==> flow/design.v (excerpt) <==
module dot_product (
	input ap_clk,
	input ap_rst,
	output [16-1:0]  	memory_Addr_A,
	output 						memory_EN_A,
	output 						memory_WEN_A,
	output [32-1:0]	memory_Din_A,
	input  [32-1:0] 	memory_Dout_A,
	output [16-1:0]  	memory_Addr_B,
	output 						memory_EN_B,
	output 						memory_WEN_B,
	output [32-1:0]	memory_Din_B,
	input  [32-1:0] 	memory_Dout_B,
	input 						fifo_in_empty_n,
	input  [(3+2+16)-1:0]	fifo_in_dout,
	output 						fifo_in_read,
	input 						fifo_out_full_n,
	output 						fifo_out_write,
	output [(3+2+16)-1:0]	fifo_out_din
);
Size: ~2,400 cells after synthesis, roughly 120 flip-flops, about 210 I/O pins, ~0.022 mm2 of cells after synthesis.
clock: 8.0 ns
lec_check: 0
cap_margin: 20
core_margin: 2
core_utilization: 69
cts_cluster_size: 39
hold_slack_margin: 0.29
place_density_lb_addon: 0.26
slew_margin: 20
run.sh (not shown) runs the stock make flow with config.mk's settings and CLKGATE_MAP_FILE=.
The starting point finished with setup timing left.
Then changed:
Settings changed: ABC_AREA set to 1, CAP_MARGIN 20 to 35, CORE_ASPECT_RATIO set to 0.5, CORE_MARGIN 2 to 3, CORE_UTILIZATION 69 to 49, CTS_CLUSTER_DIAMETER set to 235, CTS_CLUSTER_SIZE 39 to 98, HOLD_SLACK_MARGIN 0.29 to 0.05, PLACE_DENSITY set to 0.8, PLACE_DENSITY_LB_ADDON 0.26 to unset, SETUP_SLACK_MARGIN set to -0.72, SLEW_MARGIN 20 to 40, TNS_END_PERCENT set to 40.
The changed run ran to the end with violations: setup timing.
Sequential share of layout area decreases by 0.49 points.
Fmax decreases by 3.8%.
Die size increases by 51%.
Synthesized cell count increases by 28%.
Utilization decreases by 25 points.
Worst setup slack loses 320 ps.
Non-clock buffer count increases by 34.
Then changed:
Settings changed: CAP_MARGIN 35 to 20, CORE_ASPECT_RATIO 0.5 to 1.07, CORE_MARGIN 3 to 2, CORE_UTILIZATION 49 to 19, CTS_CLUSTER_DIAMETER 235 to unset, CTS_CLUSTER_SIZE 98 to unset, HOLD_SLACK_MARGIN 0.05 to unset, MIN_ROUTING_LAYER set to met1, PLACE_DENSITY 0.8 to 0.9, SETUP_SLACK_MARGIN -0.72 to 0.72, SLEW_MARGIN 40 to 20, TNS_END_PERCENT 40 to 90.
- The new run completed with no timing, DRC or antenna violations
- worst hold slack is better by 5.5 ps
- register-to-register slack is better by 320 ps
- synthesized area stays the same
- via count rises by 8.8%
- wire length rises by 30%
Then changed:
Settings changed: CAP_MARGIN 20 to 35, CELL_PAD_IN_SITES_GLOBAL_PLACEMENT set to 3, CORE_UTILIZATION 19 to 39, GPL_ROUTABILITY_DRIVEN set to 0, GPL_TIMING_DRIVEN set to 1, PLACE_DENSITY 0.9 to 0.69.
The changed run went through all stages and came out clean.
Wire length came out lower by 7.4%.
Clock-buffer cell count grows by 1.
First-iteration DRC count goes down by about 50%.
Cell count is lower by 16%.
Setup slack gains 200 ps.
Fmax increases by 2.7%.

---

dot_product again, from the RTL that the note above started with.
Design dot_product, start of the top module:
module dot_product (
	input ap_clk,
	input ap_rst,
	output [16-1:0]  	memory_Addr_A,
	output 						memory_EN_A,
	output 						memory_WEN_A,
	output [32-1:0]	memory_Din_A,
	input  [32-1:0] 	memory_Dout_A,
	output [16-1:0]  	memory_Addr_B,
	output 						memory_EN_B,
	output 						memory_WEN_B,
	output [32-1:0]	memory_Din_B,
	input  [32-1:0] 	memory_Dout_B,
	input 						fifo_in_empty_n,
	input  [(3+2+16)-1:0]	fifo_in_dout,
	output 						fifo_in_read,
	input 						fifo_out_full_n,
	output 						fifo_out_write,
	output [(3+2+16)-1:0]	fifo_out_din
);
	wire 						internal_rst;
	wire 						cjob_load_en;
	wire 						cjob_out_en;
	wire [16-1:0] 		job_offset;
datapath #(32) dp(
	.input_a(memory_Dout_A), 
	.input_b(memory_Dout_B), 
	.clk(ap_clk), 
	.rst(internal_rst), 
	.out(memory_Din_A)
);
controller #(16, 100) ctrl(
	.clk(ap_clk),
	.rst(ap_rst),
	.out_rst(internal_rst),
	.ce_0(memory_EN_A),
	.ce_1(memory_EN_B),
	.we_0(memory_WEN_A),
	.we_1(memory_WEN_B),
	.cjob_offset(job_offset),
	.address_0(memory_Addr_A),
	.address_1(memory_Addr_B),
	.fin_buf_empty(fifo_in_empty_n),
	.fin_rd_en(fifo_in_read),
	.fout_buf_full(fifo_out_full_n),
	.fout_wr_en(fifo_out_write),
	.cjob_load_en(cjob_load_en),
	.cjob_out_en(cjob_out_en)
);
cjob_register cjob_reg(
	.clk(ap_clk),
	.rst(ap_rst),
	.load(cjob_load_en),
	.out_en(cjob_out_en),
	.data_in(fifo_in_dout),
	.data_out(fifo_out_din)
);
assign job_offset = fifo_in_dout[16-1:0];
assign memory_Din_B = 0;
endmodule
Settings: LEC_CHECK=0, CAP_MARGIN=20, CORE_ASPECT_RATIO=0.52, CORE_MARGIN=2, CORE_UTILIZATION=72, CTS_CLUSTER_SIZE=86, MAX_ROUTING_LAYER=met4, PLACE_DENSITY_LB_ADDON=0.21, SETUP_SLACK_MARGIN=0.46, SLEW_MARGIN=20; clock period 4.4 ns.
The first run died in global routing.
Change:
- CORE_ASPECT_RATIO: 0.52 -> not set
- CTS_CLUSTER_SIZE: 86 -> not set
- MAX_ROUTING_LAYER: met4 -> not set
- PLACE_DENSITY_LB_ADDON: 0.21 -> 0.24
- SETUP_SLACK_MARGIN: 0.46 -> 1.5
- clock period: 4.4 -> 8.23 ns (I/O delays scaled with it)
What happened: With this change the flow finished but failed the layout checks on negative setup slack; synthesized cell count does not change; synthesized area stays the same; die area hardly moves.

---

The RTL this note starts from:
==> flow/design.v <==
module datapath #(parameter P_WIDTH=32)(
	input [P_WIDTH-1:0] input_a,
	input [P_WIDTH-1:0] input_b,
	input clk,
	input rst,
	output [P_WIDTH-1:0] out
	);
wire [P_WIDTH-1:0] mult_result;
wire [P_WIDTH-1:0] adder_out;
reg [P_WIDTH-1:0] adder_out_reg;
assign mult_result = input_a * input_b;
assign adder_out  = adder_out_reg + mult_result;
assign out = adder_out_reg;
always @(posedge clk)
 if (rst ==1) 
	adder_out_reg <= adder_out;
 else
	adder_out_reg <= 0;
endmodule
module controller #(parameter P_ADDR_WIDTH=8, parameter P_COUNT=100)(
	input clk,
	input rst,
	output reg out_rst,
	output reg ce_0,
	output reg ce_1,
	output reg we_0,
	output reg we_1,
	input  [P_ADDR_WIDTH-1:0] cjob_offset,
	output [P_ADDR_WIDTH-1:0] address_0,
	output [P_ADDR_WIDTH-1:0] address_1,
	input fin_buf_empty,
	output reg fin_rd_en,
	input fout_buf_full,
	output reg fout_wr_en,
	output reg cjob_load_en,
	output reg cjob_out_en
);
parameter IDLE= 7'b0000001,JOB_LOAD= 7'b0000010,  PREP=7'b0000100, PROCESSING = 7'b0001000, WRITE_BACK=7'b0010000, WAIT_Q=7'b0100000, WRITE_Q=7'b1000000;
reg [6:0] curr_state;
reg [6:0] next_state;
reg [P_ADDR_WIDTH-1:0] counter;
reg [P_ADDR_WIDTH-1:0] offset;
always @(curr_state,fin_buf_empty,counter,fout_buf_full)
begin
	next_state=5'b00000;
	case (curr_state)	
		IDLE:
			if(!fin_buf_empty)
				next_state=IDLE;
			else
				next_state=JOB_LOAD;
		JOB_LOAD:
			next_state=PREP;
		PREP:
			next_state=PROCESSING;
		PROCESSING:
			if(counter<P_COUNT-1+offset)			
				next_state = PROCESSING;
			else
				next_state = WRITE_BACK;
		WRITE_BACK:
			next_state=WAIT_Q;
		WAIT_Q:
			if(!fout_buf_full)
				next_state=WAIT_Q;
			else
				next_state=WRITE_Q;
		WRITE_Q:
			next_state=IDLE;
		default:
			next_state=IDLE;
	endcase
end
always @(posedge clk)       
begin
	if(rst==1)
		curr_state <= IDLE;
	else
		curr_state <= next_state;
end
always @(posedge clk)       
begin
	case(curr_state)
		IDLE:	begin
			out_rst<=0;
			ce_0<=0;
			ce_1<=0;
			we_0<=0;
			we_1<=0;
			counter <= 0;
			fin_rd_en<=0;
			fout_wr_en<=0;
			cjob_load_en<=0;
			cjob_out_en<=0;
			offset<=0;
			end
		JOB_LOAD:
			begin
			fin_rd_en<=1;
			cjob_load_en<=1;
			end
		PREP:
			begin
			fin_rd_en<=0;
			ce_0<=1;
			ce_1<=1;
			we_0<=0;
			we_1<=0;
			cjob_load_en<=0;
			counter<=cjob_offset;
			offset<=cjob_offset;
			end
		PROCESSING:
			begin
			cjob_load_en<=0;
			out_rst<=1;
			counter<= counter+1;
			end
		WRITE_BACK:
			begin
			ce_1<=0;
			we_0<=1;
			counter<=counter+P_COUNT;
			end
		WAIT_Q:
			begin
			ce_0<=0;
			counter<=0;
			cjob_out_en<=1;
			end
		WRITE_Q:
			begin
			fout_wr_en<=1;
			cjob_out_en<=1;
			end
		default:
			begin
			end
	endcase
end
assign address_0 = counter<<2;
assign address_1 = (counter+P_COUNT)<<2;
endmodule
module cjob_register #(parameter P_ADDR_WIDTH=16)
(
	input clk,
	input rst,
	input load,
	input out_en,
	input [(3+2+16)-1:0] data_in,
	output reg [(3+2+16)-1:0] data_out
);
reg [(3+2+16)-1:0] current_job;
always @(posedge clk) begin
	if(rst) begin
		data_out = 0;
		current_job = 0;
	end
	else begin
		if (load) current_job = data_in;
		if(out_en) data_out = current_job;
    end
end
endmodule
module dot_product (
	input ap_clk,
	input ap_rst,
	output [16-1:0]  	memory_Addr_A,
	output 						memory_EN_A,
	output 						memory_WEN_A,
	output [32-1:0]	memory_Din_A,
	input  [32-1:0] 	memory_Dout_A,
	output [16-1:0]  	memory_Addr_B,
	output 						memory_EN_B,
	output 						memory_WEN_B,
	output [32-1:0]	memory_Din_B,
	input  [32-1:0] 	memory_Dout_B,
	input 						fifo_in_empty_n,
	input  [(3+2+16)-1:0]	fifo_in_dout,
	output 						fifo_in_read,
	input 						fifo_out_full_n,
	output 						fifo_out_write,
	output [(3+2+16)-1:0]	fifo_out_din
);
	wire 						internal_rst;
	wire 						cjob_load_en;
	wire 						cjob_out_en;
	wire [16-1:0] 		job_offset;
datapath #(32) dp(
	.input_a(memory_Dout_A), 
	.input_b(memory_Dout_B), 
	.clk(ap_clk), 
	.rst(internal_rst), 
	.out(memory_Din_A)
);
controller #(16, 100) ctrl(
	.clk(ap_clk),
	.rst(ap_rst),
	.out_rst(internal_rst),
	.ce_0(memory_EN_A),
	.ce_1(memory_EN_B),
	.we_0(memory_WEN_A),
	.we_1(memory_WEN_B),
	.cjob_offset(job_offset),
	.address_0(memory_Addr_A),
	.address_1(memory_Addr_B),
	.fin_buf_empty(fifo_in_empty_n),
	.fin_rd_en(fifo_in_read),
	.fout_buf_full(fifo_out_full_n),
	.fout_wr_en(fifo_out_write),
	.cjob_load_en(cjob_load_en),
	.cjob_out_en(cjob_out_en)
);
cjob_register cjob_reg(
	.clk(ap_clk),
	.rst(ap_rst),
	.load(cjob_load_en),
	.out_en(cjob_out_en),
	.data_in(fifo_in_dout),
	.data_out(fifo_out_din)
);
assign job_offset = fifo_in_dout[16-1:0];
assign memory_Din_B = 0;
endmodule
clock: 3.69 ns
lec_check: 0
cap_margin: 20
core_margin: 2
core_utilization: 71
setup_slack_margin: -0.27
slew_margin: 20
The baseline finished but failed the layout checks on negative setup slack.
Then changed:
Settings changed: CORE_UTILIZATION 71 to 72, CTS_CLUSTER_SIZE set to 38, PLACE_DENSITY_LB_ADDON set to 0.24, SETUP_SLACK_MARGIN -0.27 to 0.33.
Clock period 3.69 ns to 4.67 ns, I/O delays scaled along.
The changed run died in global routing on GRT-0232.
Die area falls slightly.
Synthesized area stays the same.
Synthesized cell count stays the same.
Then changed:
Settings changed: CORE_UTILIZATION 72 to 60, CTS_CLUSTER_DIAMETER set to 388, CTS_CLUSTER_SIZE 38 to not set, PLACE_DENSITY_LB_ADDON 0.24 to not set, SETUP_SLACK_MARGIN 0.33 to not set.
Clock period 4.67 ns to 6.0 ns, I/O delays scaled along.
After rerunning: The changed run finished but failed the layout checks on negative setup slack; synthesized cell count does not change; die size increases by 20%; synthesized area is unchanged.
Then changed:
Settings changed: CORE_UTILIZATION 60 to 61, CTS_CLUSTER_DIAMETER 388 to not set.
Clock period 6.0 ns to 7.92 ns, I/O delays scaled along.
After rerunning:
- This time the run finished clean
- routed wire length falls by 3.5%
- non-clock buffer count falls by 78
- utilization falls by 2.6 points
Then changed:
Settings changed: CORE_UTILIZATION 61 to 72, CTS_CLUSTER_DIAMETER set to 199, CTS_CLUSTER_SIZE set to 24, SETUP_SLACK_MARGIN set to 0.63.
Clock period 7.92 ns to 5.0 ns, I/O delays scaled along.
What happened: The changed run ended with an error in global routing on ODB-0269. Die area decreases by about 15%. Synthesized cell count is unchanged. Area after synthesis is unchanged.
Then changed:
Settings changed: CTS_CLUSTER_DIAMETER 199 to not set, CTS_CLUSTER_SIZE 24 to not set, SETUP_SLACK_MARGIN 0.63 to 0.21.
Effect:
- Now the flow finished but fails on negative setup slack
- die area is unchanged
- synthesized cell count does not change
- area after synthesis stays the same
